==> 09-04 <==
==> flow/design.v <==
`timescale 1ns / 1ps
module frequency_divider
    # ( parameter
        freq = 1000
    )
    (
        input  wire clk100MHz,  
        input  wire rst,        
        output reg  clk_div,    
        output wire tick        
    );
    localparam LOOP_COUNTER_AT = 100_000_000 / freq / 2 ;
    reg [clog2(LOOP_COUNTER_AT)-1:0] count;
    always @( posedge(clk100MHz) )
    begin
        if(rst)
        begin : counter_reset
            count   <= 0;
            clk_div <= 1'b0;
        end
        else
        begin : counter_operate
            if (count == (LOOP_COUNTER_AT - 1))
            begin : counter_loop
                count   <= 0;
                clk_div <= ~clk_div;
            end
            else
            begin : counter_increment
                count   <= count + 1;
                clk_div <= clk_div;
            end
        end
    end
    assign tick = (count == (LOOP_COUNTER_AT - 1)) && !clk_div;
    function integer clog2(input integer number);
        begin
            clog2 = 0;
            while (number)
            begin
                clog2  = clog2 + 1;
                number = number >> 1;
            end
        end
    endfunction
endmodule
`timescale 1ns / 1ps
module clock_managment_unit(
    input wire clk,
    input wire rst,
    output wire clk_100MHz,
    output wire clk_40MHz,
    output wire clk_1KHz,
    output wire tick_40MHz,   
    output wire tick_1KHz     
    );
    frequency_divider 
    #(
        .freq(1000000)   
    )    
    my_1K_divider(
        .clk100MHz(clk),
        .rst(rst),
        .clk_div(clk_1KHz),
        .tick(tick_1KHz)
    );
    frequency_divider 
    #(
        .freq(40000000)
    )    
    my_40M_divider(
        .clk100MHz(clk),
        .rst(rst),
        .clk_div(clk_40MHz),
        .tick(tick_40MHz)
    );
     assign clk_100MHz =clk;
endmodule
`timescale 1ns / 1ps
module sensor_handler(
    input wire clk,
    input wire rst,
    input wire [3:0] sensors,
    output reg [10:0] position
    );
reg [10:0] position_nxt;
always @(posedge clk) begin
    if(rst)
        position <= 0;
    else 
        position <= position_nxt;
end
always @(*) begin
    case(sensors)
    4'b1001:    position_nxt = 500;
    4'b0111:    position_nxt = 1000;
    4'b0011:    position_nxt = 750;
    4'b1110:    position_nxt = 1;
    4'b1100:    position_nxt = 250;
    4'b1011:    position_nxt = 625;
    4'b1101:    position_nxt = 375;
    4'b0001:    position_nxt = 666;
    4'b1000:    position_nxt = 333;
    default:    position_nxt = 1023;    
endcase
end
endmodule
`timescale 1ns / 1ps
module pid(
    input wire clk,
    input wire en,   
    input wire rst,
    input wire [10:0] position,
    input wire kp_sw, ki_sw, kd_sw,  
    output reg [10:0] pid_output
    );
reg signed [10:0] error, error_nxt, error_sum, error_sum_nxt, error_dif, error_dif_nxt, error_prev;
reg signed [12:0] p, p_nxt, i, i_nxt, d, d_nxt;
reg signed [10:0] output_loaded_nxt, output_buf, output_buf_nxt;
localparam  
    K_P      = 1,
    K_P_DEN  = 2,
    K_I      = 5,
    K_I_DEN  = 100,
    K_D      = 1,
    K_D_DEN  = 200,
    TIME_DIV = 100;
always @(posedge clk) begin
    if(rst) begin
        error         <= 0;
        error_sum     <= 0;
        error_dif     <= 0;
        error_prev    <= 0;
        p             <= 0;
        i             <= 0;
        d             <= 0;
        output_buf    <= 0;
        pid_output    <= 0;
    end
    else if(en) begin 
        error         <= error_nxt;
        error_sum     <= error_sum_nxt;
        error_dif     <= error_dif_nxt;
        error_prev    <= error;
        p             <= p_nxt;
        i             <= i_nxt;
        d             <= d_nxt;
        output_buf    <= output_buf_nxt;
        pid_output    <= output_loaded_nxt;
    end
end
always @(*) begin
    error_nxt = 500 - position;
    error_sum_nxt = (error == 0) ? 0 : (error_sum + error);
    error_dif_nxt = error - error_prev;
    p_nxt = kp_sw ? (K_P * error)/K_P_DEN : 0;
    i_nxt = ki_sw ? (K_I * error_sum)/(TIME_DIV * K_I_DEN) : 0;
    d_nxt = kd_sw ? (K_D * error_dif * TIME_DIV)/K_D_DEN : 0;
    output_buf_nxt = p + i + d + 500;
    if(output_buf < 0) output_loaded_nxt = 0;
    else if(output_buf > 1000) output_loaded_nxt = 0;
    else output_loaded_nxt = output_buf;
end
endmodule
`timescale 1ns / 1ps
module servo_handler(
    input  wire clk,
    input  wire en,   
    input  wire rst,
    input  wire [10:0] pid_output,
    output reg  [7:0] servo_l,
    output reg  [7:0] servo_r
    );
reg [7:0] servo_l_nxt;
reg [7:0] servo_r_nxt;
reg [3:0] state,state_nxt;
reg [20:0] counter,counter_nxt;
reg [10:0] pid_buf;
localparam        
    idle              = 3'b000,
    turn_left         = 3'b001,
    turn_right        = 3'b010,
    stop              = 3'b111,
    servo_l_on        = 8'd157,
    servo_r_on        = 8'd137,
    servo_off         = 1'd0;
always @(posedge clk) begin
    if(rst) begin
        servo_l <=0;
        servo_r <=0;
        state   <=0;
        counter <=0;
        pid_buf <=0;
    end
    else if(en) begin
        servo_l <= servo_l_nxt;
        servo_r <= servo_r_nxt;
        state   <= state_nxt;
        counter <= counter_nxt;
        pid_buf <= pid_output;
    end
end
always @(*) begin
    servo_l_nxt = 0;
    servo_r_nxt = 0;
    counter_nxt = 0;
    case (state)
        idle: begin 
            counter_nxt=0;          
            if(pid_buf == 239) begin
                state_nxt =stop;
            end
            else if(pid_buf > 500) begin
                state_nxt=turn_left;
            end  
            else if(pid_buf < 500) begin
                state_nxt=turn_right;
            end
            else begin
                state_nxt=idle;
                servo_l_nxt = servo_l_on;
                servo_r_nxt = servo_r_on; 
            end    
        end      
        turn_right: begin
            counter_nxt=counter+1;
            servo_l_nxt = servo_l_on;
            servo_r_nxt =servo_off;
            if(counter >= pid_buf)
                state_nxt=idle;
            else
                state_nxt=turn_right;
        end
        turn_left: begin
            counter_nxt=counter+1;
            servo_l_nxt = servo_off;
            servo_r_nxt =servo_r_on;
            if(pid_buf < 500 || counter >= pid_buf - 500)
                state_nxt=idle;
            else
                state_nxt=turn_left;
        end
        stop: begin
            servo_l_nxt = servo_off;
            servo_r_nxt =servo_off;
            if(pid_buf == 239)
                state_nxt =stop;
            else 
                state_nxt=idle;
        end     
        default: state_nxt=idle;        
    endcase    
end
endmodule
`timescale 1ns / 1ps
module servo_to_PWM(
   input wire clk,
   input wire rst,
   input wire [7:0] servo_L,
   input wire [7:0] servo_R,
   output reg PWM_L,
   output reg PWM_R
   );
reg PWM_L_nxt;
reg PWM_R_nxt;
reg [19:0] counter,counter_nxt;
reg [20:0] servo_l_mul,servo_r_mul;
reg [7:0] servo_L_buf, servo_R_buf;
always@ (posedge clk) begin
   if(rst) begin
      counter <=0;
      PWM_L   <=0;
      PWM_R   <=0;
   end
   else begin
      counter <=counter_nxt;
      PWM_L   <=PWM_L_nxt;
      PWM_R   <=PWM_R_nxt;
   end
end 
always @* begin
   servo_l_mul =servo_L *1000;
   servo_r_mul =servo_R *1000;
   counter_nxt = counter+1;
   if(counter > 1000000) begin
      counter_nxt=0;
   end
   if(counter > servo_l_mul) begin
      PWM_L_nxt=0;
   end
   else begin
      PWM_L_nxt =1;
   end
   if(counter >servo_r_mul) begin
      PWM_R_nxt=0;
   end
   else begin
      PWM_R_nxt =1;
   end
end 
endmodule
`timescale 1ns / 1ps
module main(
    input wire clk,
    input wire rst,
    input wire [3:0] sensor,
    input wire [2:0] sw,
    output wire [1:0] servo
    );
wire [7:0] Servo_R;
wire [7:0] Servo_L;
wire clk_40MHz;
wire clk_1KHz;
wire clk_100MHz;
wire tick_40MHz;
wire tick_1KHz;
wire [10:0] pid_output, position;
servo_handler my_servo (
    .clk(clk_100MHz),
    .en(tick_1KHz),
    .rst(rst),
    .servo_l(Servo_L),
    .servo_r(Servo_R),
    .pid_output(pid_output)
);       
servo_to_PWM my_PWM(
    .clk(clk_100MHz),
    .rst(rst),
    .servo_L(Servo_L),
    .servo_R(Servo_R),
    .PWM_L(servo[0]),
    .PWM_R(servo[1])
);
clock_managment_unit my_clk(
.clk(clk),
.rst(rst),
.clk_100MHz(clk_100MHz),
.clk_40MHz(clk_40MHz),
.clk_1KHz(clk_1KHz),
.tick_40MHz(tick_40MHz),
.tick_1KHz(tick_1KHz)
);
pid my_pid(
    .kp_sw(sw[0]),
    .ki_sw(sw[1]),
    .kd_sw(sw[2]),
    .clk(clk_100MHz),
    .en(tick_40MHz),
    .rst(rst),
    .position(position),
    .pid_output(pid_output)
);
sensor_handler my_sensors(
    .clk(clk_100MHz),
    .rst(rst),
    .sensors(sensor),
    .position(position)
);
endmodule
==> flow/run.sh <==
#!/bin/bash
# the make line also repeats each setting of config.mk as NAME=value (left out here)
make -C /OpenROAD-flow-scripts/flow DESIGN_CONFIG=/design/flow/config.mk WORK_HOME=/design/flow/orfs CLKGATE_MAP_FILE= finish
==> flow/config.mk <==
export PLATFORM = sky130hd
export DESIGN_NAME = main
export DESIGN_NICKNAME = main
export VERILOG_FILES = /design/flow/design.v
export SDC_FILE = /design/flow/constraint.sdc
export NUM_CORES = 4
export LEC_CHECK = 0
export ABC_AREA = 1
export CAP_MARGIN = 20
export CORE_MARGIN = 2
export CORE_UTILIZATION = 65
export CTS_CLUSTER_DIAMETER = 364
export CTS_CLUSTER_SIZE = 100
export PLACE_DENSITY = 0.36
export SLEW_MARGIN = 20
==> flow/constraint.sdc <==
create_clock -name core_clock -period 7.18 [get_ports {clk}]
set_input_delay 1.4360 -clock core_clock [delete_from_list [all_inputs] [get_ports {clk}]]
set_output_delay 1.4360 -clock core_clock [all_outputs]
set_load 0.01 [all_outputs]
==> 04-12 (differences from 09-04) <==
ABC_AREA = not set   (was 1)
CORE_UTILIZATION = 40   (was 65)
CTS_CLUSTER_DIAMETER = 100   (was 364)
PLACE_DENSITY = not set   (was 0.36)
TNS_END_PERCENT = 10   (was not set)
==> flow/constraint.sdc (replaced) <==
create_clock -name core_clock -period 14.0 [get_ports {clk}]
set_input_delay 2.8000 -clock core_clock [delete_from_list [all_inputs] [get_ports {clk}]]
set_output_delay 2.8000 -clock core_clock [all_outputs]
set_load 0.01 [all_outputs]
==> 01-16 (differences from 09-04) <==
CORE_UTILIZATION = 57   (was 65)
CTS_CLUSTER_DIAMETER = not set   (was 364)
CTS_CLUSTER_SIZE = not set   (was 100)
PLACE_DENSITY = not set   (was 0.36)
==> flow/constraint.sdc (replaced) <==
create_clock -name core_clock -period 10.1 [get_ports {clk}]
set_input_delay 2.0200 -clock core_clock [delete_from_list [all_inputs] [get_ports {clk}]]
set_output_delay 2.0200 -clock core_clock [all_outputs]
set_load 0.01 [all_outputs]
==> notes <==
04-12 finished clean. 01-16 ran to the end with violations: negative setup slack. 09-04 ran to the end with violations: negative setup slack. Non-clock buffer count: 04-12 < 01-16 < 09-04. Clock skew: 04-12 is higher than 01-16 (0.0039 ns). Global-route usage: 04-12 < 01-16 < 09-04. Against 04-12, the critical path depth of 09-04 is higher by 44. Between 04-12 and 01-16, the lower clock-buffer cell count is in 01-16 (gap 1). Hold slack: 04-12 < 01-16 < 09-04. In flip-flop count, 01-16 and 04-12 do not differ. Of 09-04 and 01-16, 09-04 has the higher core utilization (gap 14 points).
